==> design/flow/config.mk <==
export PLATFORM = sky130hd
export DESIGN_NAME = cordic
export DESIGN_NICKNAME = cordic
export VERILOG_FILES = /design/flow/design.v
export SDC_FILE = /design/flow/constraint.sdc
export NUM_CORES = 4
export LEC_CHECK = 0
export ABC_AREA = 1
export CAP_MARGIN = 20
export CORE_MARGIN = 2
export CORE_UTILIZATION = 71
export CTS_CLUSTER_DIAMETER = 104
export MAX_ROUTING_LAYER = met4
export PLACE_DENSITY_LB_ADDON = 0.03
export SETUP_SLACK_MARGIN = 3.79
export SLEW_MARGIN = 20
==> design/flow/constraint.sdc <==
create_clock -name core_clock -period 13.0 [get_ports {clock}]
set_input_delay 2.6000 -clock core_clock [delete_from_list [all_inputs] [get_ports {clock}]]
set_output_delay 2.6000 -clock core_clock [all_outputs]
set_load 0.01 [all_outputs]
==> design/flow/design.v <==
module cordic_stage 	(input [15:0] x,
			input [15:0] y,
			input [15:0]z,
			input mode,
			input reset,
			input clock,
			input [2:0] stage,
			output reg [15:0] x_out,
			output reg [15:0] y_out,
			output reg [15:0] z_out,
			output reg mode_out,
			output [2:0] stage_out);
		reg [15:0] atan;
		always @*
		begin
			case (stage) 
				3'b000 : atan = 16'b0_0000000_11001001;
				3'b001 : atan = 16'b0_0000000_01110110;
				3'b010 : atan = 16'b0_0000000_00111110;
				3'b011 : atan = 16'b0_0000000_00011111;
				3'b100 : atan = 16'b0_0000000_00001111;
				3'b101 : atan = 16'b0_0000000_00000111;
				3'b110 : atan = 16'b0_0000000_00000011;
				3'b111 : atan = 16'b0_0000000_00000001;
			endcase
		end
		assign stage_out = stage + 1;
		always @(posedge clock or negedge reset)
		begin
			if (~reset)
			begin
				x_out <= 0;
				y_out <= 0;
				z_out <= 0;
				mode_out <= 0;
			end
			else
			begin
				mode_out <= mode;
				if (mode == 0)
				begin
					if (z[15] == 0)
					begin
						case (x[15]^y[15])
							1'b0 : x_out <= (x[14:0] > (y[14:0] >> stage) ) ? 
									{x[15], x[14:0] - (y[14:0] >> stage)} :
									{~x[15],(y[14:0] >> stage) - x[14:0]}; 
							1'b1 : x_out <= {x[15], x[14:0] + (y[14:0] >> stage)};
						endcase
						case (x[15]^y[15])
							1'b1 : y_out <= (y[14:0] > (x[14:0] >> stage) ) ? 
									{y[15], y[14:0] - (x[14:0] >> stage)} :
									{~y[15],(x[14:0] >> stage) - y[14:0]}; 
							1'b0 : y_out <= {y[15], y[14:0] + (x[14:0] >> stage)};
						endcase
						z_out <= (z[14:0] > atan[14:0]) ? z - atan : {~z[15],atan[14:0] - z[14:0]};
					end
					else
					begin
						case (x[15]^y[15])
							1'b1 : x_out <= (x[14:0] > (y[14:0] >> stage) ) ? 
									{x[15], x[14:0] - (y[14:0] >> stage)} :
									{~x[15],(y[14:0] >> stage) - x[14:0]};
							1'b0 : x_out <= {x[15], x[14:0] + (y[14:0] >> stage)};
						endcase
						case (x[15]^y[15])
							1'b0 : y_out <= (y[14:0] > (x[14:0] >> stage) ) ? 
									{y[15], y[14:0] - (x[14:0] >> stage)} :
									{~y[15],(x[14:0] >> stage) - y[14:0]};
							1'b1 : y_out <= {y[15], y[14:0] + (x[14:0] >> stage)};
						endcase
						z_out <= (z[14:0] > atan[14:0]) ? z - atan : {~z[15],atan[14:0] - z[14:0]};
					end
				end
				else
				begin
					if (y[15] == 1)
					begin
						case (x[15]^y[15])
							1'b0 : x_out <= (x[14:0] > (y[14:0] >> stage) ) ? 
									{x[15], x[14:0] - (y[14:0] >> stage)} :
									{~x[15],(y[14:0] >> stage) - x[14:0]};
							1'b1 : x_out <= {x[15], x[14:0] + (y[14:0] >> stage)};
						endcase
						case (x[15]^y[15])
							1'b1 : y_out <= (y[14:0] > (x[14:0] >> stage) ) ? 
									{y[15], y[14:0] - (x[14:0] >> stage)} :
									{~y[15],(x[14:0] >> stage) - y[14:0]}; 
							1'b0 : y_out <= {y[15], y[14:0] + (x[14:0] >> stage)};
						endcase
						case (z[15])
							1'b0 : z_out <= (z[14:0] > atan[14:0]) ? 
									{z[15], z[14:0] - atan[14:0]} :
									{~z[15],atan[14:0] - z[14:0]};
							1'b1 : z_out <= {z[15], z[14:0] + atan[14:0]};
						endcase
					end
					else
					begin
						case (x[15]^y[15])
							1'b1 : x_out <= (x[14:0] > (y[14:0] >> stage) ) ? 
									{x[15], x[14:0] - (y[14:0] >> stage)} :
									{~x[15],(y[14:0] >> stage) - x[14:0]};
							1'b0 : x_out <= {x[15], x[14:0] + (y[14:0] >> stage)};
						endcase
						case (x[15]^y[15])
							1'b0 : y_out <= (y[14:0] > (x[14:0] >> stage) ) ? 
									{y[15], y[14:0] - (x[14:0] >> stage)} :
									{~y[15],(x[14:0] >> stage) - y[14:0]};
							1'b1 : y_out <= {y[15], y[14:0] + (x[14:0] >> stage)};
						endcase
						case (z[15])
							1'b1 : z_out <= (z[14:0] > atan[14:0]) ? 
									{z[15], z[14:0] - atan[14:0]} :
									{~z[15],atan[14:0] - z[14:0]}; 
							1'b0 : z_out <= {z[15], z[14:0] + atan[14:0]};
						endcase
					end
				end
			end
		end
endmodule
module cordic 	(input op_mode,
		input [15:0] x_coordinate,
		input [15:0] y_coordinate,
		input [15:0] rotate_amount,
		input clock,
		input reset,
		output reg [15:0] x_or_phase_out,
		output reg [15:0] y_or_size_out
		);
		reg [15:0] x_in;
		reg [15:0] y_in;
		reg [15:0] z_in;
		reg mode_in;
		wire [15:0] connections_x [7:0];
		wire [15:0] connections_y [7:0];
		wire [15:0] connections_z [7:0];
		wire connections_mode [7:0];
		wire [2:0] connections_stage [7:0];
		wire [15:0] outx;
		wire [15:0] outy;
		wire [15:0] outz;
		wire [32:0] holderx;
		wire [14:0] divx;
		wire [14:0] divy;
		wire [32:0] holdery;
		assign outx = connections_x[7];
		assign outy = connections_y[7];
		assign outz = connections_z[7];
		assign holderx = outx[14:0];
		assign divx = (holderx << 8) / 15'b00000001_10100101;
		assign holdery = outy[14:0];
		assign divy = (holdery << 8) / 15'b00000001_10100101;
		always @(posedge clock or negedge reset)
		begin
			if (~reset)
			begin
				x_in <= 0;
				y_in <= 0;
				z_in <= 0;
				x_or_phase_out <= 0;
				y_or_size_out <= 0;
			end
			else
			begin
				mode_in <= op_mode;
				if (connections_mode[7] == 0)
				begin
					x_or_phase_out <= {outx[15], divx};
					y_or_size_out <= {outy[15], divy};
				end
				else
				begin
					y_or_size_out <= {outx[15], divx};
					x_or_phase_out <= outz;
				end
				if(op_mode == 0)
				begin
					if (rotate_amount[14:0] <= (15'b0000011_00100100 >> 1))
					begin
						z_in <= rotate_amount;
						x_in <= x_coordinate;
						y_in <= y_coordinate;
					end
					else
					begin
						if (rotate_amount[15] == 1)
						begin
							x_in <= y_coordinate;
							y_in <= {~x_coordinate[15],x_coordinate[14:0]};
							z_in <= {rotate_amount[15],rotate_amount[14:0] - (15'b0000011_00100100 >> 1)};
						end
						else
						begin
							y_in <= x_coordinate;
							x_in <= {~y_coordinate[15],y_coordinate[14:0]};
							z_in <= rotate_amount - (16'b0_0000011_00100100>>1);
						end
					end
				end
				else
				begin
					if (x_coordinate[15] == 0)
					begin
						z_in <= 0;
						x_in <= x_coordinate;
						y_in <= y_coordinate;
					end
					else
					begin
						if (y_coordinate[15] == 0)
						begin
							x_in <= y_coordinate;
							y_in <= {~x_coordinate[15],x_coordinate[14:0]};
							z_in <= (16'b0_0000011_00100100 >> 1);
						end
						else
						begin
							y_in <= x_coordinate;
							x_in <= {~y_coordinate[15],y_coordinate[14:0]};
							z_in <= 16'b1_0000001_10010010;  
						end
					end
				end
			end
		end
		wire [2:0] gnd;
		assign gnd = 0;
		cordic_stage s0 (x_in, y_in, z_in, mode_in, reset, clock, gnd,
				 connections_x[0], connections_y[0], connections_z[0], connections_mode[0], connections_stage[0]);
		genvar i;
		generate
			for (i = 1; i < 8; i = i + 1) begin : stages
				cordic_stage  s0 (connections_x[i - 1],
							connections_y[i - 1],
							connections_z[i - 1],
							connections_mode[i - 1],
							reset,
							clock,
							connections_stage[i - 1],
							connections_x[i], 
							connections_y[i],
							connections_z[i],
							connections_mode[i],
							connections_stage[i]);
			end
		endgenerate
endmodule
==> design/flow/run.sh <==
#!/bin/bash
# the make line also repeats each setting of config.mk as NAME=value (left out here)
make -C /OpenROAD-flow-scripts/flow DESIGN_CONFIG=/design/flow/config.mk WORK_HOME=/design/flow/orfs CLKGATE_MAP_FILE= finish
==> results of run 1 <==
## per-stage QoR
stage	hold slack, ns	instance area, um^2
after floorplan	0.352	59100
after global placement	0.406	60300
after detailed placement	0.411	60300
after CTS	0.417	66600
## what timing repair did
action	CTS
pin swaps	264
endpoints found under the setup margin	10
buffers inserted	322
resized	367
gates cloned	25
## routing by layer
metal	global-route usage	GRT overflow
met1	0.832	185
met2	0.968	944
met3	0.657	192
met4	0.724	366
met5	-	-
==> job_summary.md, run 1 <==
### Metrics collected by this job

| Metric | Value |
|---|---|
| Area contributors post-synth | dfrtp_1, ha_1, nand2_1 |
| Register area share after synthesis | 0.203 |
| Die height | 290 um |
| Count leader, synth | nand2_1 |
| Die area | roughly 0.084 mm^2 |
| Total GRT Usage | 0.818 |
| Synth Area in Adders | 0.136 |
| Simple Share, Synth | 0.312 |
| Place WS | approximately 0.36 ns |
| DP HPWL | 138 mm |
| Synth Cell Area | between 0.05 and 0.06 mm^2 |
| Yosys chip area | 0.0582 mm^2 |
| Syn_area_per_cell | roughly 6.7 um^2 |
| H-tree depth | 2 |
| Site Rows | ~100 |
| Failing step | 5_1_grt |
| Cell type with the largest total area | dfrtp_1 |
| Area share, top type | 0.203 |
| Hold Buf Count CTS | 0 |
| Synth Instances | 8698 |
| I/O Pins | 83 |
| Multiplexer share | 0.00740 |
| Port-buffer cells | 82 |
| Async S/R FF share, synth | 0.998 |
| Count of library flops with an enable pin | 1 |
| Synth Flop Type | dfrtp_1 |
| Top comb family, area | simple AND/OR/NAND/NOR gates |
| Post-synthesis xor/xnor area fraction | 0.0631 |
| Syn Nets | 9353 |
| Initial core utilization | 0.720 |
| Die X | 290 um |
| Compound-Gate Fraction of Synth Area | 0.175 |
| Total grt overflow | 1687 |
| Outcome | stopped before the end |
| Yosys warns | 2 |
| CTS buffer count | 56 |
| Yosys Instances | around 8700 |
| Synth top cells by count | nand2_1, inv_1, nor2_1 |
| GPL Wtd Cong | 1.07 |
| Clock Sinks | 472 |
| FF+latch count, synth | around 470 |
| Error msg | [ERROR GRT-0232] Routing congestion too high. Check the congestion heatmap in the GUI. |
| Synth unique cells | 90 |
| Core region area | 0.0808 mm^2 |
| Max clock buf depth | 3 |
| Cell count after placement | approximately 9600 |
| Clock root buffer | clkbuf_16 |
==> run 2, diff against run 1 <==
ABC_AREA = 0   (was 1)
CAP_MARGIN = 25   (was 20)
CELL_PAD_IN_SITES_DETAIL_PLACEMENT = 1   (was not set)
CELL_PAD_IN_SITES_GLOBAL_PLACEMENT = 2   (was not set)
CORE_ASPECT_RATIO = 1.71   (was not set)
CORE_UTILIZATION = 68   (was 71)
CTS_CLUSTER_DIAMETER = not set   (was 104)
CTS_CLUSTER_SIZE = 62   (was not set)
GPL_TIMING_DRIVEN = 0   (was not set)
MAX_ROUTING_LAYER = not set   (was met4)
PLACE_DENSITY_LB_ADDON = not set   (was 0.03)
SETUP_SLACK_MARGIN = not set   (was 3.79)
SLEW_MARGIN = 10   (was 20)
TNS_END_PERCENT = 45   (was not set)
clock period = 16.0 ns   (was 13.0 ns; I/O delays follow)
==> job_summary.md, run 2 <==
### Metrics collected by this job

| Metric | Value |
|---|---|
| Outcome | stopped before the end |
| Failing step | 3_1_place_gp_skip_io |
| Error msg | [ERROR GPL-0301] Utilization 126.148 % exceeds 100%. |
| Yosys Instances | 7192 (-17%) |
| Synth Cell Area | 0.0564 mm^2 (-3.0%) |
| Synth unique cells | 153 (+70%) |
| Register area share after synthesis | 0.209 (+0.00628) |
| Count of library flops with an enable pin | 1 (unchanged) |
| Area share, top type | 0.209 (+0.00627) |
| Synth top cells by count | nor2_1, ha_1, a21oi_1 |
| Post-synthesis xor/xnor area fraction | 0.0775 (+0.0144) |
| Compound-Gate Fraction of Synth Area | 0.263 (+0.0877) |
| Async S/R FF share, synth | 0.998 (unchanged) |
| Simple Share, Synth | 0.193 (-0.118) |
| Initial core utilization | 0.684 (-0.0362) |
| Multiplexer share | 0.0604 (+0.0531) |
| FF+latch count, synth | 472 (unchanged) |
| Die X | 224 um (-23%) |
| Die height | 381 um (+31%) |
| Syn Nets | 7847 (-16%) |
| Count leader, synth | nor2_1 |
| Die area | 0.0854 mm^2 (+1.4%) |
| Top comb family, area | AND-OR/OR-AND gates |
| Synth Flop Type | dfrtp_1 |
| Yosys chip area | 0.0564 mm^2 (-3.0%) |
| Cell type with the largest total area | dfrtp_1 |
| Core region area | 0.0825 mm^2 (+2.1%) |
| Synth Instances | 7192 (-17%) |
| Synth Area in Adders | 0.141 (+0.00491) |
| Syn_area_per_cell | 7.85 um^2 (+17%) |
| Yosys warns | 2 (unchanged) |
| Area contributors post-synth | dfrtp_1, ha_1, nor2_1 |
| Site Rows | 138 (+33%) |
==> run 3, diff against run 2 <==
ABC_AREA = 1   (was 0)
CAP_MARGIN = 15   (was 25)
CELL_PAD_IN_SITES_DETAIL_PLACEMENT = not set   (was 1)
CELL_PAD_IN_SITES_GLOBAL_PLACEMENT = not set   (was 2)
CORE_ASPECT_RATIO = 1.81   (was 1.71)
CORE_UTILIZATION = 56   (was 68)
CTS_CLUSTER_DIAMETER = 196   (was not set)
CTS_CLUSTER_SIZE = not set   (was 62)
GPL_ROUTABILITY_DRIVEN = 1   (was not set)
GPL_TIMING_DRIVEN = not set   (was 0)
MIN_ROUTING_LAYER = met1   (was not set)
PLACE_DENSITY_LB_ADDON = 0.07   (was not set)
TNS_END_PERCENT = not set   (was 45)
clock period = 8.8 ns   (was 16.0 ns; I/O delays follow)
==> job_summary.md, run 3 <==
## Synthesis and layout report

| Metric | Value |
|---|---|
| Total GRT Usage | 0.396 |
| Yosys warns | 2 (unchanged) |
| Post-synthesis xor/xnor area fraction | 0.0631 (-0.0144) |
| Max clock buf depth | 3 |
| Synth Instances | 8698 (+21%) |
| Arrival time of the worst setup path | 11.89 ns |
| Slowest stage delay, CP | 0.41 ns |
| Synth Area in Adders | 0.136 (-0.00491) |
| Drt first pass iters | 9 |
| CP Class | flop to flop |
| Crit path max fanout | 8 |
| Core region area | 0.103 mm^2 (+25%) |
| Port-buffer cells | 82 |
| Met2 Use GR | 0.762 |
| DR iter-0 viols | about 3800 |
| Top comb family, area | simple AND/OR/NAND/NOR gates |
| Hold wc startpoint | mode_in |
| Met1 Resource Use GR | 0.332 |
| Final instance area | 0.0712 mm^2 |
| Compound-Gate Fraction of Synth Area | 0.175 (-0.0877) |
| GPL Wtd Cong | 1.04 |
| Count of library flops with an enable pin | 1 (unchanged) |
| H-tree depth | 2 |
| Drt via density | just under 6 |
| Initial antenna violation count | 7 |
| Final WS setup | -2.51 ns |
| Crit path max-delay cell type | dfrtp_1 |
| Clock root buffer | clkbuf_16 |
| Latency at later pin | 0.69 ns |
| Die area | 0.107 mm^2 (+25%) |
| Required time worst endpoint | 9.38 ns |
| Yosys chip area | 0.0582 mm^2 (+3.1%) |
| Syn_area_per_cell | 6.69 um^2 (-15%) |
| Max cap viols | 0 |
| Count leader, synth | nand2_1 |
| Synth top cells by count | nand2_1, inv_1, nor2_1 |
| Log Warnings | 392 |
| Synth Cell Area | 0.0582 mm^2 (+3.1%) |
| Clock Sinks | 472 |
| Reg-to-Reg End | y_or_size_out[0] |
| Largest net degree at the start of global routing | 136 |
| Yosys Instances | 8698 (+21%) |
| CP startpoint kind | flop |
| First-pass GRT wire length | 335 mm |
| Fin crit period | approximately 11 ns |
| Synth Flop Type | dfrtp_1 |
| Residual DRC | 0 |
| Hold Buf Count CTS | 0 |
| FMAX | 88.4 MHz |
| CTS buffer count | 47 |
| Setup-failing EPs final | 9 |
| CTS tree | done |
| Crit path capture type | flop |
| Hold path cells | 0 |
| Worst Setup EP | y_or_size_out[0] |
| Worst R2R Path Depth | 102 |
| I/O Pins | approximately 83 |
| Area Growth Syn to Fin | 22.4% |
| R2r setup slk | -2.51 ns |
| Cycle use final | 1.29 |
| Wirelength per Cell | slightly below 20 um |
| Reg2Reg Launch Point | stages[7].s0.x_out[6] |
| Multiplexer share | 0.00740 (-0.0531) |
| Outcome | complete, but fails checks |
| Routed wire length | 216 mm |
| Cell type with the largest total area | dfrtp_1 |
| Relative slew slack | 0.221 |
| Area share, top type | 0.203 (-0.00627) |
| Hold Fails Final Rpt | 0 |
| Register area share after synthesis | 0.203 (-0.00628) |
| Simple Share, Synth | 0.312 (+0.118) |
| Top Family by Delay on Critical Path | simple AND/OR/NAND/NOR gates |
| FF+latch count, synth | 472 (unchanged) |
| Vias | 63400 |
| Area contributors post-synth | dfrtp_1, ha_1, nand2_1 |
| RSZ-0062 raised after global routing | yes |
| Tightest Hold Check Type | flop to flop |
| Cell Area, Placed | 0.0664 mm^2 |
| Crit path from | stages[7].s0.x_out[6] |
| Most frequent CP cell | nand2_4 |
| Initial core utilization | 0.563 (-0.121) |
| Die height | 438 um (+15%) |
| Syn Nets | 9353 (+19%) |
| Crit. path cell count | 102 |
| Total grt overflow | 0 |
| Worst-margin pin slew | ~1.2 ns |
| SO Faults | setup timing |
| Routed Antenna Nets | 0 |
| Number of nets in the layout | 10200 |
| WHS Endpoint | s0.mode_out |
| Site Rows | 159 (+15%) |
| Clk_skew | 0.0471 ns |
| Clock transition at path regs | 0.07 ns |
| WP buf/inv | 16 |
| Async S/R FF share, synth | 0.998 (unchanged) |
| Die X | 244 um (+8.6%) |
| Setup TNS | -14.76 ns |
| Synth unique cells | 90 (-41%) |
| Slew Limit Fails | 0 |
| DP HPWL | 170 mm |
| Layer with the highest usage | met2 |
| Vias in the first global route | roughly 65000 |
| Filler instances | 9100 |
| GRT met3 Usage | 0.0655 |
[run 3: cell type report]
| cell class | count | area [um^2] | share of cell area |
|---|---|---|---|
| Inverter | 1319 | 5040 | 0.0708 |
| Clock inverter | 32 | 360 | 0.00506 |
| Clock buffer | 55 | 1270 | 0.0178 |
| Timing Repair Buffer | 987 | 7980 | 0.112 |
| Tap cell | 1368 | 1710 | 0.0240 |
| Sequential cell | 472 | 11800 | 0.166 |
| Multi-Input combinational cell | 6711 | 43000 | 0.604 |
| Antenna cell | 6 | 15.0 | 0.000211 |
[run 3: metrics by stage]
step | utilization | hold slack (ns) | setup slack [ns] | instances
6_report | 0.688 | 0.428 | -2.51 | 11000
5_1_grt | 0.688 | 0.436 | -3.24 | 10900
4_1_cts | 0.678 | 0.434 | -2.10 | 10900
3_5_place_dp | 0.642 | 0.414 | -2.43 | 10700
3_3_place_gp | 0.642 | 0.395 | -2.31 | 10700
2_1_floorplan | - | 0.352 | -1.90 | 8698
[run 3: per-layer routing]
layer | wire, um | share of wire
met5 | 42 | 0.00019
met1 | 66000 | 0.31
met4 | 24900 | 0.12
met2 | 114000 | 0.53
met3 | 11000 | 0.051
[run 3: repair_timing]
item,4_1_cts,5_1_grt
cloned,18,0
resized,311,171
pin swaps,141,82
buffers inserted,89,51
setup endpoints to repair,8,10
==> run 4, diff against run 3 <==
CAP_MARGIN = 20   (was 15)
CORE_ASPECT_RATIO = not set   (was 1.81)
CORE_UTILIZATION = 40   (was 56)
CTS_CLUSTER_DIAMETER = not set   (was 196)
GPL_ROUTABILITY_DRIVEN = not set   (was 1)
MIN_ROUTING_LAYER = not set   (was met1)
PLACE_DENSITY_LB_ADDON = not set   (was 0.07)
SLEW_MARGIN = 20   (was 10)
clock period = 9.58 ns   (was 8.8 ns; I/O delays follow)
==> job_summary.md, run 4 <==
## Synthesis and layout report

| Metric | Value |
|---|---|
| Site Rows | 139 (-13%) |
| Hold path cells | 0 (unchanged) |
| Hold Fails Final Rpt | 0 (unchanged) |
| Die X | 385 um (+58%) |
| Setup-failing EPs final | 6 (-3) |
| Final instance area | 0.0720 mm^2 (+1.1%) |
| Slew Limit Fails | 0 (unchanged) |
| H-tree depth | 3 (+1) |
| Register area share after synthesis | 0.203 (unchanged) |
| Clock transition at path regs | 0.06 ns (about the same) |
| Synth Cell Area | 0.0582 mm^2 (unchanged) |
| Synth unique cells | 90 (unchanged) |
| CP Class | flop to flop |
| Drt first pass iters | 7 (-2) |
| Die height | 385 um (-12%) |
| Yosys Instances | 8698 (unchanged) |
| Tightest Hold Check Type | flop to flop |
| Worst-margin pin slew | 1.02 ns (-0.133 ns) |
| Yosys chip area | 0.0582 mm^2 (unchanged) |
| SO Faults | setup timing |
| Number of nets in the layout | 10200 (+0.23%) |
| Latency at later pin | 0.68 ns (about the same) |
| Reg-to-Reg End | y_or_size_out[0] |
| Wirelength per Cell | 16.1 um (-19%) |
| Outcome | complete, but fails checks |
| I/O Pins | 83 (unchanged) |
| Multiplexer share | 0.00740 (unchanged) |
| Largest net degree at the start of global routing | 95 (-30%) |
| Arrival time of the worst setup path | 11.48 ns (-0.41 ns) |
| Most frequent CP cell | buf_4 |
| Core region area | 0.144 mm^2 (+39%) |
| Total GRT Usage | 0.244 (-0.152) |
| FF+latch count, synth | 472 (unchanged) |
| Total grt overflow | 0 (unchanged) |
| Synth Instances | 8698 (unchanged) |
| Clock root buffer | clkbuf_16 |
| Place WS | -1.59 ns (+0.840 ns) |
| Die area | 0.149 mm^2 (+39%) |
| Synth Flop Type | dfrtp_1 |
| Compound-Gate Fraction of Synth Area | 0.175 (unchanged) |
| Relative slew slack | 0.312 (+0.0904) |
| FMAX | 91.5 MHz (+3.5%) |
| Vias | 60200 (-5.0%) |
| Final WS setup | -1.35 ns (+1.16 ns) |
| Simple Share, Synth | 0.312 (unchanged) |
| DR iter-0 viols | 4426 (+16%) |
| First-pass GRT wire length | 299 mm (-11%) |
| Port-buffer cells | 82 (unchanged) |
| Worst R2R Path Depth | 100 (-2.0%) |
| Cell Area, Placed | 0.0671 mm^2 (+1.0%) |
| Crit path max-delay cell type | dfrtp_1 |
| CTS buffer count | 66 (+40%) |
| Residual DRC | 0 (unchanged) |
| WP buf/inv | 30 (+14) |
| Routed wire length | 185 mm (-14%) |
| Post-synthesis xor/xnor area fraction | 0.0631 (unchanged) |
| GPL Wtd Cong | 0.947 (-8.9%) |
| RSZ-0062 raised after global routing | yes |
| Comb gate area | 0.0426 mm^2 (-1.0%) |
| Syn Nets | 9353 (unchanged) |
| Drt via density | 5.23 (-9.7%) |
| CTS tree | done |
| Synth top cells by count | nand2_1, inv_1, nor2_1 |
| Crit path from | stages[7].s0.x_out[7] |
| Cell type with the largest total area | dfrtp_1 |
| FF/Latch Area | 0.0118 mm^2 (about the same) |
| Reg2Reg Launch Point | stages[7].s0.x_out[7] |
| DP HPWL | 148 mm (-13%) |
| Max cap viols | 0 (unchanged) |
| Initial core utilization | 0.404 (-0.158) |
| Max clock buf depth | 3 (unchanged) |
| Area share, top type | 0.203 (unchanged) |
| Fin crit period | 10.93 ns (-0.378 ns) |
| Routed Antenna Nets | 0 (unchanged) |
| Top comb family, area | simple AND/OR/NAND/NOR gates |
| Slowest stage delay, CP | 0.41 ns (about the same) |
| Clk_skew | 0.0243 ns (-0.0228 ns) |
| Syn_area_per_cell | 6.69 um^2 (unchanged) |
| Cycle use final | 1.14 (-0.144) |
| Count of library flops with an enable pin | 1 (unchanged) |
| Yosys warns | 2 (unchanged) |
| Hold wc startpoint | s0.z_out[0] |
| Crit path max fanout | 7 (-1) |
| Required time worst endpoint | 10.13 ns (+0.75 ns) |
| Vias in the first global route | 58000 (-11%) |
| Top Family by Delay on Critical Path | simple AND/OR/NAND/NOR gates |
| Clock Sinks | 472 (unchanged) |
| Worst Setup EP | y_or_size_out[0] |
| Hold Buf Count CTS | 0 (unchanged) |
| Area contributors post-synth | dfrtp_1, ha_1, nand2_1 |
| Log Warnings | 386 (-1.5%) |
| Crit path capture type | flop |
| Area Growth Syn to Fin | 23.7% |
| R2r setup slk | -1.35 ns (+1.16 ns) |
| Crit. path cell count | 100 (-2.0%) |
| Synth Area in Adders | 0.136 (unchanged) |
| Initial antenna violation count | 2 (-5) |
| Async S/R FF share, synth | 0.998 (unchanged) |
| CP startpoint kind | flop |
| Filler instances | 14200 (+57%) |
| Count leader, synth | nand2_1 |
| WHS Endpoint | stages[1].s0.z_out[0] |
run 4: metal layers:
layer	track usage	wire length, um
met5	0	0
met4	0.0723	5580
met3	0.0275	9130
met2	0.415	87100
met1	0.325	83500
run 4: through the flow:
stage          hold slack [ns]  utilization  std cells  setup TNS [ns]
3_3_place_gp             0.429        0.466      11200           -6.05
2_1_floorplan            0.352            -       8698           -3.76
4_1_cts                  0.440        0.495      11500           -4.72
5_1_grt                  0.457        0.500      11500          -11.29
6_report                 0.434        0.500      11500           -5.79
3_5_place_dp             0.427        0.466      11200           -6.95
run 4: cell type report:
cell class                 count  area share
multi-input combinational   6710       0.592
sequential                   472       0.164
timing repair buffer         992       0.111
inverter                    1319      0.0697
tap                         1903      0.0331
clock buffer                  88      0.0261
clock inverter                32     0.00495
antenna                        2   0.0000695
run 4: repair_timing:
action                     4_1_cts  5_1_grt
setup buffers                   99       35
pin swaps                      169      130
gates cloned                    15        1
gates resized                  247      118
setup endpoints to repair        7        8
==> run 5, diff against run 4 <==
ABC_AREA = 0   (was 1)
CAP_MARGIN = 15   (was 20)
CORE_ASPECT_RATIO = 1.81   (was not set)
CORE_UTILIZATION = 65   (was 40)
CTS_CLUSTER_DIAMETER = 196   (was not set)
GPL_ROUTABILITY_DRIVEN = 1   (was not set)
MIN_ROUTING_LAYER = met1   (was not set)
SLEW_MARGIN = 10   (was 20)
clock period = 9.0 ns   (was 9.58 ns; I/O delays follow)
==> job_summary.md, run 5 <==
## Synthesis and layout report

| Metric | Value |
|---|---|
| CP startpoint kind | flop |
| Simple Share, Synth | 0.193 (-0.118) |
| Cell type with the largest total area | dfrtp_1 |
| FF/Latch Area | 0.0118 mm^2 (about the same) |
| Synth Area in Adders | 0.141 (+0.00491) |
| Register area share after synthesis | 0.209 (+0.00628) |
| Tightest Hold Check Type | flop to flop |
| Vias in the first global route | 63900 (+10%) |
| Top comb family, area | AND-OR/OR-AND gates |
| DP HPWL | 157 mm (+5.8%) |
| Die area | 0.0893 mm^2 (-40%) |
| CTS buffer count | 46 (-30%) |
| Core region area | 0.0862 mm^2 (-40%) |
| Hold path cells | 0 (unchanged) |
| Initial antenna violation count | 7 (+5) |
| Crit path max-delay cell type | a2111oi_4 |
| Final instance area | 0.0705 mm^2 (-2.1%) |
| Total grt overflow | 0 (unchanged) |
| Drt via density | 6.70 (+28%) |
| SO Faults | setup timing |
| Syn Nets | 7847 (-16%) |
| Reg-to-Reg End | y_or_size_out[0] |
| Filler instances | 5576 (-61%) |
| Place WS | -5.84 ns (-4.26 ns) |
| Crit. path cell count | 61 (-39%) |
| Crit path from | stages[7].s0.x_out[14] |
| WHS Endpoint | stages[2].s0.z_out[0] |
| Drt first pass iters | 9 (+2) |
| Synth Flop Type | dfrtp_1 |
| Clock root buffer | clkbuf_16 |
| Initial core utilization | 0.655 (+0.251) |
| Largest net degree at the start of global routing | 138 (+45%) |
| Reg2Reg Launch Point | stages[7].s0.x_out[14] |
| Wirelength per Cell | 22.6 um (+40%) |
| I/O Pins | 83 (unchanged) |
| GRT met3 Usage | 0.0977 (+0.0703) |
| Fin crit period | 14.72 ns (+3.79 ns) |
| Area contributors post-synth | dfrtp_1, ha_1, nor2_1 |
| Hold Fails Final Rpt | 0 (unchanged) |
| Arrival time of the worst setup path | 15.26 ns (+3.78 ns) |
| Compound-Gate Fraction of Synth Area | 0.263 (+0.0877) |
| R2r setup slk | -5.72 ns (-4.37 ns) |
| Yosys chip area | 0.0564 mm^2 (-3.0%) |
| Cycle use final | 1.64 (+0.495) |
| Comb gate area | 0.0436 mm^2 (+2.4%) |
| Setup-failing EPs final | 12 (+6) |
| Clk_skew | 0.0371 ns (+0.0128 ns) |
| Hold slack | 0.474 ns (+0.0402 ns) |
| Max cap viols | 0 (unchanged) |
| Site Rows | 145 (+4.3%) |
| Worst Setup EP | y_or_size_out[0] |
| Clock transition at path regs | 0.07 ns (about the same) |
| Die X | 223 um (-42%) |
| FF+latch count, synth | 472 (unchanged) |
| Hold wc startpoint | stages[1].s0.z_out[0] |
| Syn_area_per_cell | 7.85 um^2 (+17%) |
| CP Class | flop to flop |
| Met1 Resource Use GR | 0.392 (+0.0670) |
| Required time worst endpoint | 9.54 ns (-0.59 ns) |
| WP buf/inv | 7 (-77%) |
| RSZ-0062 raised after global routing | yes |
| Final WS setup | -5.72 ns (-4.37 ns) |
| Clock Sinks | 472 (unchanged) |
| Area share, top type | 0.209 (+0.00627) |
| FMAX | 67.9 MHz (-26%) |
| DR iter-0 viols | 5831 (+32%) |
| Multiplexer share | 0.0604 (+0.0531) |
| Total GRT Usage | 0.452 (+0.207) |
| Count leader, synth | nor2_1 |
| Synth Cell Area | 0.0564 mm^2 (-3.0%) |
| Port-buffer cells | 82 (unchanged) |
| Die height | 400 um (+3.9%) |
| Number of nets in the layout | 8865 (-13%) |
| Slew Limit Fails | 0 (unchanged) |
| Met2 Use GR | 0.828 (+0.413) |
| CTS tree | done |
| GPL Wtd Cong | 1.03 (+9.0%) |
| Crit path capture type | flop |
| Count of library flops with an enable pin | 1 (unchanged) |
| Synth unique cells | 153 (+70%) |
| Async S/R FF share, synth | 0.998 (unchanged) |
| Yosys warns | 2 (unchanged) |
| Crit path max fanout | 6 (-1) |
| H-tree depth | 2 (-1) |
| Log Warnings | 395 (+2.3%) |
| Worst R2R Path Depth | 61 (-39%) |
| Routed Antenna Nets | 0 (unchanged) |
| Routed wire length | 211 mm (+14%) |
| Relative slew slack | 0.0130 (-0.299) |
| Worst-margin pin slew | 1.48 ns (+0.455 ns) |
| Cell Area, Placed | 0.0665 mm^2 (-0.84%) |
| Synth Instances | 7192 (-17%) |
| Setup TNS | -41.07 ns (-35.28 ns) |
| Top Family by Delay on Critical Path | AND-OR/OR-AND gates |
| Hold Buf Count CTS | 0 (unchanged) |
| Layer with the highest usage | met2 |
| First-pass GRT wire length | 326 mm (+9.0%) |
| Post-synthesis xor/xnor area fraction | 0.0775 (+0.0144) |
| Residual DRC | 0 (unchanged) |
| Outcome | complete, but fails checks |
| Latency at later pin | 0.69 ns (about the same) |
| Yosys Instances | 7192 (-17%) |
| Synth top cells by count | nor2_1, ha_1, a21oi_1 |
| Area Growth Syn to Fin | 24.8% |
| Max clock buf depth | 3 (unchanged) |
| Vias | 62600 (+4.0%) |
| Slowest stage delay, CP | 0.52 ns (+0.11 ns) |
-- run 5: layer usage --
| layer | vias up | wire length, um |
|---|---|---|
| li1 | 27900 | - |
| met1 | 29300 | 64200 |
| met2 | 3561 | 106000 |
| met3 | 1835 | 13600 |
| met4 | 12 | 26700 |
| met5 | - | 70 |
-- run 5: repair_timing --
item                                    CTS  global route
pin swaps                               131            98
endpoints found under the setup margin   13            14
gates resized                           162           137
setup buffers                            58            55
-- run 5: stage by stage --
| stage | util | std cells |
|---|---|---|
| global placement | 0.772 | 9154 |
| global route | 0.818 | 9348 |
| CTS | 0.805 | 9293 |
| floorplan | - | 7192 |
| finish | 0.818 | 9349 |
| detailed placement | 0.772 | 9154 |
-- run 5: cell type report --
type                       count  share of cell area
multi-input combinational   5924               0.619
sequential                   472               0.168
timing repair buffer        1309               0.145
inverter                     457              0.0248
tap                         1102              0.0196
clock buffer                  57              0.0182
clock inverter                26             0.00526
antenna                        2           0.0000710
==> run 6, diff against run 5 <==
clock period = 9.05 ns   (was 9.0 ns; I/O delays follow)
==> job_summary.md, run 6 <==
## Synthesis and layout report

| Metric | Value |
|---|---|
| Fin crit period | 14.95 ns (+0.230 ns) |
| WP buf/inv | 8 (+1) |
| Final WS setup | -5.90 ns (-0.180 ns) |
| Post-layout util | 0.823 (+0.00515) |
| Vias | 62800 (+0.22%) |
| Die area | 0.0893 mm^2 (unchanged) |
| Slowest stage delay, CP | 0.66 ns (+0.14 ns) |
| Worst Setup EP | x_or_phase_out[0] |
| CP startpoint kind | flop |
| Top Family by Delay on Critical Path | AND-OR/OR-AND gates |
| WHS Endpoint | stages[2].s0.z_out[0] |
| Yosys chip area | 0.0564 mm^2 (unchanged) |
| Log Warnings | 397 (+0.51%) |
| Outcome | complete, but fails checks |
| Synth Area in Adders | 0.141 (unchanged) |
| Area Growth Syn to Fin | 25.6% |
| FMAX | 66.9 MHz (-1.5%) |
| Simple Share, Synth | 0.193 (unchanged) |
| Count leader, synth | nor2_1 |
| Synth Flop Type | dfrtp_1 |
| Initial antenna violation count | 12 (+5) |
| Area share, top type | 0.209 (unchanged) |
| Total GRT Usage | 0.452 (about the same) |
| Hold slack | 0.465 ns (-0.00866 ns) |
| Largest net degree at the start of global routing | 139 (+0.72%) |
| Clock root buffer | clkbuf_16 |
| Synth top cells by count | nor2_1, ha_1, a21oi_1 |
| Post-synthesis xor/xnor area fraction | 0.0775 (unchanged) |
| Worst R2R Path Depth | 62 (+1.6%) |
| Clock Sinks | 472 (unchanged) |
| Port-buffer cells | 82 (unchanged) |
| Register area share after synthesis | 0.209 (unchanged) |
| R2r setup slk | -5.90 ns (-0.18 ns) |
| Hold path cells | 0 (unchanged) |
| Max clock buf depth | 3 (unchanged) |
| Required time worst endpoint | 9.54 ns (about the same) |
| Residual DRC | 0 (unchanged) |
| Syn Nets | 7847 (unchanged) |
| Routed Antenna Nets | 0 (unchanged) |
| Crit path capture type | flop |
| Total grt overflow | 0 (unchanged) |
| SO Faults | setup timing |
| Routed wire length | 212 mm (+0.24%) |
| Compound-Gate Fraction of Synth Area | 0.263 (unchanged) |
| Cell type with the largest total area | dfrtp_1 |
| Multiplexer share | 0.0604 (unchanged) |
| Async S/R FF share, synth | 0.998 (unchanged) |
| Site Rows | 145 (unchanged) |
| Die height | 400 um (unchanged) |
| Crit path max-delay cell type | xnor2_1 |
| I/O Pins | 83 (unchanged) |
| Crit path from | stages[7].s0.x_out[12] |
| RSZ-0062 raised after global routing | yes |
| Count of library flops with an enable pin | 1 (unchanged) |
| Clk_skew | 0.0825 ns (+0.0454 ns) |
| Tightest Hold Check Type | flop to flop |
| Die X | 223 um (unchanged) |
| Latency at later pin | 0.68 ns (about the same) |
| Arrival time of the worst setup path | 15.44 ns (+0.18 ns) |
| CTS buffer count | 47 (+2.2%) |
| Worst-margin pin slew | 1.29 ns (-0.185 ns) |
| CTS tree | done |
| Drt via density | 6.70 (about the same) |
| Crit path max fanout | 7 (+1) |
| Crit. path cell count | 62 (+1.6%) |
| Area contributors post-synth | dfrtp_1, ha_1, nor2_1 |
| Synth unique cells | 153 (unchanged) |
| Yosys Instances | 7192 (unchanged) |
| Core region area | 0.0862 mm^2 (unchanged) |
| First-pass GRT wire length | 324 mm (-0.63%) |
| GPL Wtd Cong | 1.04 (+0.47%) |
| Wirelength per Cell | 22.6 um (about the same) |
| Syn_area_per_cell | 7.85 um^2 (unchanged) |
| Top comb family, area | AND-OR/OR-AND gates |
| H-tree depth | 2 (unchanged) |
| Clock transition at path regs | 0.07 ns (about the same) |
| Hold Buf Count CTS | 0 (unchanged) |
| Yosys warns | 2 (unchanged) |
| Hold Fails Final Rpt | 0 (unchanged) |
| CP Class | flop to flop |
| Relative slew slack | 0.132 (+0.119) |
| Vias in the first global route | 64000 (+0.23%) |
| Setup-failing EPs final | 14 (+2) |
| Setup TNS | -44.01 ns (-2.94 ns) |
| Reg2Reg Launch Point | stages[7].s0.x_out[12] |
| Synth Cell Area | 0.0564 mm^2 (unchanged) |
| Drt first pass iters | 8 (-1) |
| Cycle use final | 1.65 (+0.0163) |
| DR iter-0 viols | 5709 (-2.1%) |
| Hold wc startpoint | stages[1].s0.z_out[0] |
| Slew Limit Fails | 0 (unchanged) |
| FF+latch count, synth | 472 (unchanged) |
| Number of nets in the layout | 8884 (+0.21%) |
| Synth Instances | 7192 (unchanged) |
| Reg-to-Reg End | x_or_phase_out[0] |
| Max cap viols | 0 (unchanged) |
| DP HPWL | 155 mm (-1.0%) |
| Initial core utilization | 0.655 (unchanged) |
run 6: metrics by stage:
stage	area [um^2]	instances	worst slack, ns
final	70900	9372	-5.90
after global placement	66400	9140	-5.51
after CTS	69600	9310	-5.11
after detailed placement	66400	9140	-5.84
after floorplan	57400	7192	-6.37
after global routing	70900	9370	-6.43
run 6: final cells by class:
type | count | area, um^2
timing repair buffer | 1327 | 10500
fill | 5548 | 15300
tap | 1102 | 1380
clock inverter | 32 | 375
antenna | 3 | 7.51
inverter | 457 | 1760
sequential | 472 | 11800
clock buffer | 55 | 1230
multi-input combinational | 5924 | 43800
run 6: what timing repair did:
| action | 4_1_cts | 5_1_grt |
|---|---|---|
| pin swaps | 123 | 80 |
| cloned | 0 | 0 |
| endpoints found under the hold margin | 0 | 0 |
| setup endpoints to repair | 14 | 13 |
| setup buffers | 85 | 60 |
| gates resized | 181 | 178 |
run 6: layer usage:
| metal | global-route usage | vias up | wire, um |
|---|---|---|---|
| met5 | 0 | - | 72 |
| met4 | 0.491 | 14 | 28100 |
| met3 | 0.102 | 1936 | 13800 |
| met2 | 0.819 | 3644 | 106000 |
| met1 | 0.385 | 29200 | 64100 |
| li1 | - | 27900 | - |
==> run 7, diff against run 6 <==
ABC_AREA = 1   (was 0)
CORE_ASPECT_RATIO = 1.1   (was 1.81)
CORE_UTILIZATION = 72   (was 65)
CTS_CLUSTER_DIAMETER = 329   (was 196)
HOLD_SLACK_MARGIN = -0.08   (was not set)
MAX_ROUTING_LAYER = met4   (was not set)
SETUP_SLACK_MARGIN = -0.59   (was not set)
TNS_END_PERCENT = 5   (was not set)
clock period = 9.78 ns   (was 9.05 ns; I/O delays follow)
==> job_summary.md, run 7 <==
## Synthesis and layout report

| Metric | Value |
|---|---|
| Core region area | 0.0802 mm^2 (-6.9%) |
| FMAX | 77.2 MHz (+15%) |
| Latency at later pin | 0.67 ns (about the same) |
| Hold path cells | 0 (unchanged) |
| SO Faults | setup timing |
| Outcome | complete, but fails checks |
| Initial core utilization | 0.726 (+0.0707) |
| Port-buffer cells | 82 (unchanged) |
| Finished Layout Cells | 10600 (+13%) |
| GPL Wtd Cong | 1.10 (+5.9%) |
| Fin crit period | 12.96 ns (-2.00 ns) |
| CP startpoint kind | flop |
| Drt first pass iters | 9 (+1) |
| Multiplexer share | 0.00740 (-0.0531) |
| RSZ-0062 raised after global routing | yes |
| Crit path max fanout | 7 (unchanged) |
| Hold slack | 0.408 ns (-0.0573 ns) |
| Max cap viols | 0 (unchanged) |
| I/O Pins | 83 (unchanged) |
| Residual DRC | 0 (unchanged) |
| Top comb family, area | simple AND/OR/NAND/NOR gates |
| CTS tree | done |
| Worst Setup EP | x_or_phase_out[0] |
| Hold wc startpoint | mode_in |
| Synth Cell Area | 0.0582 mm^2 (+3.1%) |
| Log Warnings | 392 (-1.3%) |
| Register area share after synthesis | 0.203 (-0.00628) |
| Synth Flop Type | dfrtp_1 |
| Cycle use final | 1.32 (-0.328) |
| Count leader, synth | nand2_1 |
| WP buf/inv | 16 (+8) |
| Arrival time of the worst setup path | 13.50 ns (-1.94 ns) |
| Clock root buffer | clkbuf_16 |
| Syn_area_per_cell | 6.69 um^2 (-15%) |
| Area contributors post-synth | dfrtp_1, ha_1, nand2_1 |
| Worst-margin pin slew | 1.34 ns (+0.0523 ns) |
| Cell count after placement | 10400 (+13%) |
| First-pass GRT wire length | 300 mm (-7.4%) |
| WHS Endpoint | s0.mode_out |
| Crit path capture type | flop |
| Reg-to-Reg End | x_or_phase_out[0] |
| Required time worst endpoint | 10.32 ns (+0.78 ns) |
| Area share, top type | 0.203 (-0.00627) |
| Compound-Gate Fraction of Synth Area | 0.175 (-0.0877) |
| Slew Limit Fails | 0 (unchanged) |
| DP HPWL | 144 mm (-7.6%) |
| Filler instances | 4648 (-16%) |
| Vias in the first global route | 61900 (-3.2%) |
| Clock Sinks | 472 (unchanged) |
| Crit path max-delay cell type | dfrtp_1 |
| Routed Antenna Nets | 0 (unchanged) |
| Cell type with the largest total area | dfrtp_1 |
| Area Growth Syn to Fin | 19.3% |
| Max clock buf depth | 3 (unchanged) |
| Yosys Instances | 8698 (+21%) |
| DR iter-0 viols | 9102 (+59%) |
| Clk_skew | 0.0308 ns (-0.0517 ns) |
| Wirelength per Cell | 19.3 um (-15%) |
| Reg2Reg Launch Point | stages[7].s0.x_out[6] |
| Crit path from | stages[7].s0.x_out[6] |
| Vias | 67000 (+6.8%) |
| Synth unique cells | 90 (-41%) |
| Routed wire length | 204 mm (-3.6%) |
| Site Rows | 109 (-25%) |
| Simple Share, Synth | 0.312 (+0.118) |
| Yosys warns | 2 (unchanged) |
| Die height | 302 um (-25%) |
| Drt via density | 6.34 (-5.3%) |
| Crit. path cell count | 89 (+44%) |
| Tightest Hold Check Type | flop to flop |
| Post-synthesis xor/xnor area fraction | 0.0631 (-0.0144) |
| CP Class | flop to flop |
| CTS buffer count | 53 (+13%) |
| Yosys chip area | 0.0582 mm^2 (+3.1%) |
| Worst R2R Path Depth | 89 (+44%) |
| Synth Instances | 8698 (+21%) |
| Total grt overflow | 0 (unchanged) |
| Relative slew slack | 0.0943 (-0.0381) |
| Top Family by Delay on Critical Path | simple AND/OR/NAND/NOR gates |
| Synth Area in Adders | 0.136 (-0.00491) |
| Async S/R FF share, synth | 0.998 (unchanged) |
| Hold Fails Final Rpt | 0 (unchanged) |
| Total GRT Usage | 0.452 (about the same) |
| FF+latch count, synth | 472 (unchanged) |
| Synth top cells by count | nand2_1, inv_1, nor2_1 |
| Count of library flops with an enable pin | 1 (unchanged) |
| Initial antenna violation count | 12 (unchanged) |
| Final WS setup | -3.18 ns (+2.73 ns) |
| Die X | 275 um (+23%) |
| Largest net degree at the start of global routing | 153 (+10%) |
| Final instance area | 0.0694 mm^2 (-2.1%) |
| Slowest stage delay, CP | 0.43 ns (-0.23 ns) |
| Die area | 0.0831 mm^2 (-6.9%) |
| Hold Buf Count CTS | 0 (unchanged) |
| Number of nets in the layout | 10100 (+14%) |
| H-tree depth | 2 (unchanged) |
| Syn Nets | 9353 (+19%) |
| Cell Area, Placed | 0.0658 mm^2 (-0.98%) |
| R2r setup slk | -3.18 ns (+2.73 ns) |
| Setup TNS | -19.58 ns (+24.43 ns) |
| Setup-failing EPs final | 10 (-4) |
| Clock transition at path regs | 0.06 ns (about the same) |
## run 7: layout make-up
class	count	area (um^2)	area share
Timing Repair Buffer	907	7280	0.105
Sequential cell	472	11800	0.170
Clock inverter	31	342	0.00492
Clock buffer	66	1460	0.0210
Tap cell	1054	1320	0.0190
Inverter	1319	5000	0.0720
Antenna cell	10	25.0	0.000360
Multi-Input combinational cell	6707	42200	0.608
## run 7: repair_timing
action                                  CTS  global route
gates resized                            67           183
buffers inserted                         42            47
endpoints found under the setup margin    6             8
pin swaps                                59           131
cloned                                    7             7
hold endpoints to repair                  0             0
## run 7: per-layer routing
metal  wire [um]  vias up  track usage
li1            -    30000            -
met1       72800    30700        0.524
met2       93400     4877        0.735
met3       21700     1467       0.0740
met4       16000        0        0.275
met5           0        -            -
## run 7: through the flow
step | util | worst slack (ns)
after floorplan | - | -0.916
after global placement | 0.821 | -1.38
after detailed placement | 0.821 | -1.69
after CTS | 0.851 | -1.29
after global routing | 0.866 | -3.53
final | 0.866 | -3.18
==> run 8, diff against run 7 <==
CAP_MARGIN = 20   (was 15)
CORE_ASPECT_RATIO = 0.5   (was 1.1)
CTS_CLUSTER_DIAMETER = 333   (was 329)
CTS_CLUSTER_SIZE = 95   (was not set)
GPL_ROUTABILITY_DRIVEN = not set   (was 1)
HOLD_SLACK_MARGIN = 0.29   (was -0.08)
MAX_ROUTING_LAYER = not set   (was met4)
MIN_ROUTING_LAYER = not set   (was met1)
PLACE_DENSITY = 0.39   (was not set)
SETUP_SLACK_MARGIN = 0.56   (was -0.59)
SLEW_MARGIN = 40   (was 10)
TNS_END_PERCENT = not set   (was 5)
clock period = 7.62 ns   (was 9.78 ns; I/O delays follow)
==> job_summary.md, run 8 <==
### Metrics collected by this job

| Metric | Value |
|---|---|
| Error msg | [ERROR GRT-0232] Routing congestion too high. Check the congestion heatmap in the GUI. |
| Area contributors post-synth | dfrtp_1, ha_1, nand2_1 |
| Clock Sinks | 472 (unchanged) |
| Syn_area_per_cell | 6.69 um^2 (unchanged) |
| Yosys warns | 2 (unchanged) |
| Syn Nets | 9353 (unchanged) |
| Synth Instances | 8698 (unchanged) |
| Post-synthesis xor/xnor area fraction | 0.0631 (unchanged) |
| Yosys Instances | 8698 (unchanged) |
| Synth Flop Type | dfrtp_1 |
| Multiplexer share | 0.00740 (unchanged) |
| Compound-Gate Fraction of Synth Area | 0.175 (unchanged) |
| GPL Wtd Cong | 1.08 (-2.0%) |
| I/O Pins | 83 (unchanged) |
| Port-buffer cells | 82 (unchanged) |
| Simple Share, Synth | 0.312 (unchanged) |
| Yosys chip area | 0.0582 mm^2 (unchanged) |
| Top comb family, area | simple AND/OR/NAND/NOR gates |
| Total GRT Usage | 0.688 |
| Failing step | 5_1_grt |
| Count of library flops with an enable pin | 1 (unchanged) |
| Async S/R FF share, synth | 0.998 (unchanged) |
| Place WS | -3.61 ns (-1.92 ns) |
| Die height | 205 um (-32%) |
| DP HPWL | 140 mm (-2.4%) |
| FF+latch count, synth | 472 (unchanged) |
| Site Rows | 73 (-33%) |
| Total grt overflow | 295 |
| Core region area | 0.0797 mm^2 (-0.57%) |
| Clock root buffer | clkbuf_16 |
| Max clock buf depth | 3 (unchanged) |
| Synth top cells by count | nand2_1, inv_1, nor2_1 |
| Area share, top type | 0.203 (unchanged) |
| Die X | 406 um (+48%) |
| Cell Area, Placed | 0.0658 mm^2 (about the same) |
| Hold Buf Count CTS | 0 (unchanged) |
| CTS buffer count | 8 (-85%) |
| Outcome | stopped before the end |
| Cell count after placement | 10400 (+0.38%) |
| Synth unique cells | 90 (unchanged) |
| Count leader, synth | nand2_1 |
| Synth Cell Area | 0.0582 mm^2 (unchanged) |
| Register area share after synthesis | 0.203 (unchanged) |
| Initial core utilization | 0.730 (+0.00413) |
| Cell type with the largest total area | dfrtp_1 |
| Die area | 0.0833 mm^2 (+0.16%) |
| Synth Area in Adders | 0.136 (unchanged) |
| H-tree depth | 1 (-1) |
run 8: timing repair:
action,4_1_cts
endpoints found under the setup margin,14
cloned,14
pin swaps,108
setup buffers,94
resized,228
run 8: layer usage:
metal,track usage,overflow
met5,0.409,4
met4,0.542,91
met3,0.499,25
met2,0.884,130
met1,0.726,45
run 8: metrics by stage:
| step | setup TNS, ns | hold slack, ns |
|---|---|---|
| floorplan | -19.03 | 0.352 |
| global placement | -22.37 | 0.392 |
| CTS | -22.11 | 0.452 |
| detailed placement | -26.44 | 0.395 |
==> run 9, diff against run 8 <==
CAP_MARGIN = 0   (was 20)
CORE_ASPECT_RATIO = 1.39   (was 0.5)
CTS_CLUSTER_SIZE = 10   (was 95)
SLEW_MARGIN = 20   (was 40)
TNS_END_PERCENT = 10   (was not set)
==> job_summary.md, run 9 <==
### Metrics collected by this job

| Metric | Value |
|---|---|
| Outcome | stopped before the end |
| Failing step | 5_1_grt |
| DP HPWL | 146 mm (+4.4%) |
| Die X | 245 um (-40%) |
| Die height | 339 um (+65%) |
| I/O Pins | 83 (unchanged) |
| Max clock buf depth | 3 (unchanged) |
| Register area share after synthesis | 0.203 (unchanged) |
| Compound-Gate Fraction of Synth Area | 0.175 (unchanged) |
| Synth Cell Area | 0.0582 mm^2 (unchanged) |
| Post-synthesis xor/xnor area fraction | 0.0631 (unchanged) |
| Die area | 0.0831 mm^2 (-0.13%) |
| Synth Area in Adders | 0.136 (unchanged) |
| Core region area | 0.0798 mm^2 (+0.12%) |
| Synth top cells by count | nand2_1, inv_1, nor2_1 |
| FF+latch count, synth | 472 (unchanged) |
| Synth Flop Type | dfrtp_1 |
| Yosys chip area | 0.0582 mm^2 (unchanged) |
| Yosys Instances | 8698 (unchanged) |
| Cell count after placement | 10400 (-0.13%) |
| Syn Nets | 9353 (unchanged) |
| Synth Instances | 8698 (unchanged) |
| Syn_area_per_cell | 6.69 um^2 (unchanged) |
| Multiplexer share | 0.00740 (unchanged) |
| H-tree depth | 2 (+1) |
| Area contributors post-synth | dfrtp_1, ha_1, nand2_1 |
| Async S/R FF share, synth | 0.998 (unchanged) |
| Port-buffer cells | 82 (unchanged) |
| Count of library flops with an enable pin | 1 (unchanged) |
| Simple Share, Synth | 0.312 (unchanged) |
| Yosys warns | 2 (unchanged) |
| Hold Buf Count CTS | 0 (unchanged) |
| GPL Wtd Cong | 1.05 (-2.4%) |
| Clock root buffer | clkbuf_16 |
| Site Rows | 122 (+67%) |
| Initial core utilization | 0.729 (-0.000881) |
| Synth unique cells | 90 (unchanged) |
| Cell type with the largest total area | dfrtp_1 |
| Count leader, synth | nand2_1 |
| CTS buffer count | 53 (+45) |
| Clock Sinks | 472 (unchanged) |
| Top comb family, area | simple AND/OR/NAND/NOR gates |
| Area share, top type | 0.203 (unchanged) |
run 9: timing repair:
item	in CTS
pin swaps	114
cloned	11
hold endpoints to repair	0
endpoints found under the setup margin	14
gates resized	147
buffers inserted	64
run 9: stage by stage:
step                      setup WS, ns  hold WS (ns)  area, um^2
after floorplan                  -3.08         0.352       59100
after global placement           -3.49         0.402       66000
after detailed placement         -3.82         0.414       66000
after CTS                        -3.38         0.427       68600
==> run 10, diff against run 9 <==
CAP_MARGIN = 15   (was 0)
CORE_ASPECT_RATIO = 1.81   (was 1.39)
CORE_MARGIN = 9   (was 2)
CORE_UTILIZATION = 16   (was 72)
CTS_CLUSTER_DIAMETER = 196   (was 333)
CTS_CLUSTER_SIZE = not set   (was 10)
GPL_ROUTABILITY_DRIVEN = 0   (was not set)
HOLD_SLACK_MARGIN = not set   (was 0.29)
MIN_ROUTING_LAYER = met1   (was not set)
PLACE_DENSITY = not set   (was 0.39)
PLACE_DENSITY_LB_ADDON = 0.16   (was not set)
SETUP_SLACK_MARGIN = 2.08   (was 0.56)
SLEW_MARGIN = 35   (was 20)
TNS_END_PERCENT = 80   (was 10)
clock period = 15.9 ns   (was 7.62 ns; I/O delays follow)
==> job_summary.md, run 10 <==
## Synthesis and layout report

| Metric | Value |
|---|---|
| Outcome | timing/DRC/antenna clean |
| Syn_area_per_cell | 6.69 um^2 (unchanged) |
| Simple Share, Synth | 0.312 (unchanged) |
| DP HPWL | 207 mm (+42%) |
| FF+latch count, synth | 472 (unchanged) |
| Count of library flops with an enable pin | 1 (unchanged) |
| WP buf/inv | 12 |
| Die X | 466 um (+90%) |
| Crit path max-delay cell type | dfrtp_2 |
| Yosys warns | 2 (unchanged) |
| Total grt overflow | 0 |
| Worst R2R Path Depth | 100 |
| CTS buffer count | 68 (+28%) |
| CTS tree | done |
| Compound-Gate Fraction of Synth Area | 0.175 (unchanged) |
| FMAX | 79.5 MHz |
| Count leader, synth | nand2_1 |
| Clock transition at path regs | 0.06 ns |
| Top Family by Delay on Critical Path | simple AND/OR/NAND/NOR gates |
| Fin crit period | 12.58 ns |
| I/O Pins | 83 (unchanged) |
| Hold path cells | 0 |
| Hold wc startpoint | mode_in |
| Worst-margin pin slew | 1.03 ns |
| Hold Fails Final Rpt | 0 |
| Routed Antenna Nets | 0 |
| Drt via density | 4.20 |
| Routed wire length | 244 mm |
| Largest net degree at the start of global routing | 79 |
| Top comb family, area | simple AND/OR/NAND/NOR gates |
| Relative slew slack | 0.307 |
| Reg-to-Reg End | y_or_size_out[0] |
| Most frequent CP cell | nand2_1 |
| Synth Flop Type | dfrtp_1 |
| H-tree depth | 3 (+1) |
| Number of nets in the layout | 9413 |
| Synth Cell Area | 0.0582 mm^2 (unchanged) |
| Initial core utilization | 0.161 (-0.568) |
| Syn Nets | 9353 (unchanged) |
| Latency at later pin | 0.70 ns |
| Log Warnings | between 300 and 400 |
| Clock Sinks | 472 (unchanged) |
| DR iter-0 viols | 2467 |
| Die height | 829 um (+140%) |
| R2r setup slk | about 3.3 ns |
| Crit. path cell count | 100 |
| Slew Limit Fails | 0 |
| Total GRT Usage | 0.121 |
| Final WS setup | 3.32 ns |
| Area contributors post-synth | dfrtp_1, ha_1, nand2_1 |
| Yosys chip area | 0.0582 mm^2 (unchanged) |
| Max cap viols | 0 |
| Crit path from | stages[7].s0.y_out[12] |
| Max clock buf depth | 3 (unchanged) |
| Cycle use final | 0.791 |
| Setup TNS | 0 ns |
| Crit path capture type | flop |
| Core region area | 0.362 mm^2 (+350%) |
| Required time worst endpoint | 16.47 ns |
| Hold slack | 0.421 ns |
| RSZ-0062 raised after global routing | no |
| Residual DRC | 0 |
| WHS Endpoint | s0.mode_out |
| CP Class | flop to flop |
| Vias in the first global route | 60000 |
| Worst Setup EP | y_or_size_out[0] |
| Tightest Hold Check Type | flop to flop |
| Cell type with the largest total area | dfrtp_1 |
| Synth top cells by count | nand2_1, inv_1, nor2_1 |
| Drt first pass iters | 6 |
| Synth Instances | 8698 (unchanged) |
| Yosys Instances | 8698 (unchanged) |
| Multiplexer share | 0.00740 (unchanged) |
| Filler instances | 41500 |
| Crit path max fanout | 16 |
| Place WS | 1.02 ns (+4.84 ns) |
| Arrival time of the worst setup path | 13.15 ns |
| Initial antenna violation count | 1 |
| Wirelength per Cell | 18.0 um |
| Port-buffer cells | 82 (unchanged) |
| Synth Area in Adders | 0.136 (unchanged) |
| Register area share after synthesis | 0.203 (unchanged) |
| Hold Buf Count CTS | 0 (unchanged) |
| Setup-failing EPs final | 0 |
| Die area | 0.387 mm^2 (+370%) |
| Clk_skew | between 0.05 and 0.06 ns |
| Post-synthesis xor/xnor area fraction | 0.0631 (unchanged) |
| Async S/R FF share, synth | 0.998 (unchanged) |
| Slowest stage delay, CP | 0.45 ns |
| Synth unique cells | 90 (unchanged) |
| First-pass GRT wire length | 364 mm |
| CP startpoint kind | flop |
| Vias | 57100 |
| Area share, top type | 0.203 (unchanged) |
| Site Rows | 297 (+140%) |
| Clock root buffer | clkbuf_16 |
| Area Growth Syn to Fin | 16.5% |
| Reg2Reg Launch Point | stages[7].s0.y_out[12] |
run 10: final cells by class:
cell class / instances / area, um^2 / area share
Multi-Input combinational cell: 6699 / 40800 / 0.602
Sequential cell: 472 / 11800 / 0.174
Tap cell: 4784 / 5990 / 0.0883
Inverter: 1319 / 4980 / 0.0735
Clock buffer: 88 / 1910 / 0.0281
Timing Repair Buffer: 198 / 1730 / 0.0255
Clock inverter: 31 / 536 / 0.00790
Antenna cell: 3 / 7.51 / 0.000111
run 10: per-stage QoR:
stage	cell area (um^2)	std cells	util
2_1_floorplan	58200	8698	-
3_3_place_gp	64300	13400	0.178
3_5_place_dp	64300	13400	0.178
4_1_cts	66900	13500	0.185
5_1_grt	67800	13600	0.187
6_report	67800	13600	0.187
run 10: what timing repair did:
item,4_1_cts,5_1_grt
buffers inserted,15,59
cloned,0,5
pin swaps,2,31
gates resized,7,78
endpoints found under the setup margin,2,6
run 10: routing by layer:
layer	track usage	up-vias	wire, um
met5	0	-	0
met4	0.0885	0	21400
met3	0.0103	599	5300
met2	0.266	1188	146000
met1	0.0940	26800	71300
li1	-	28500	-
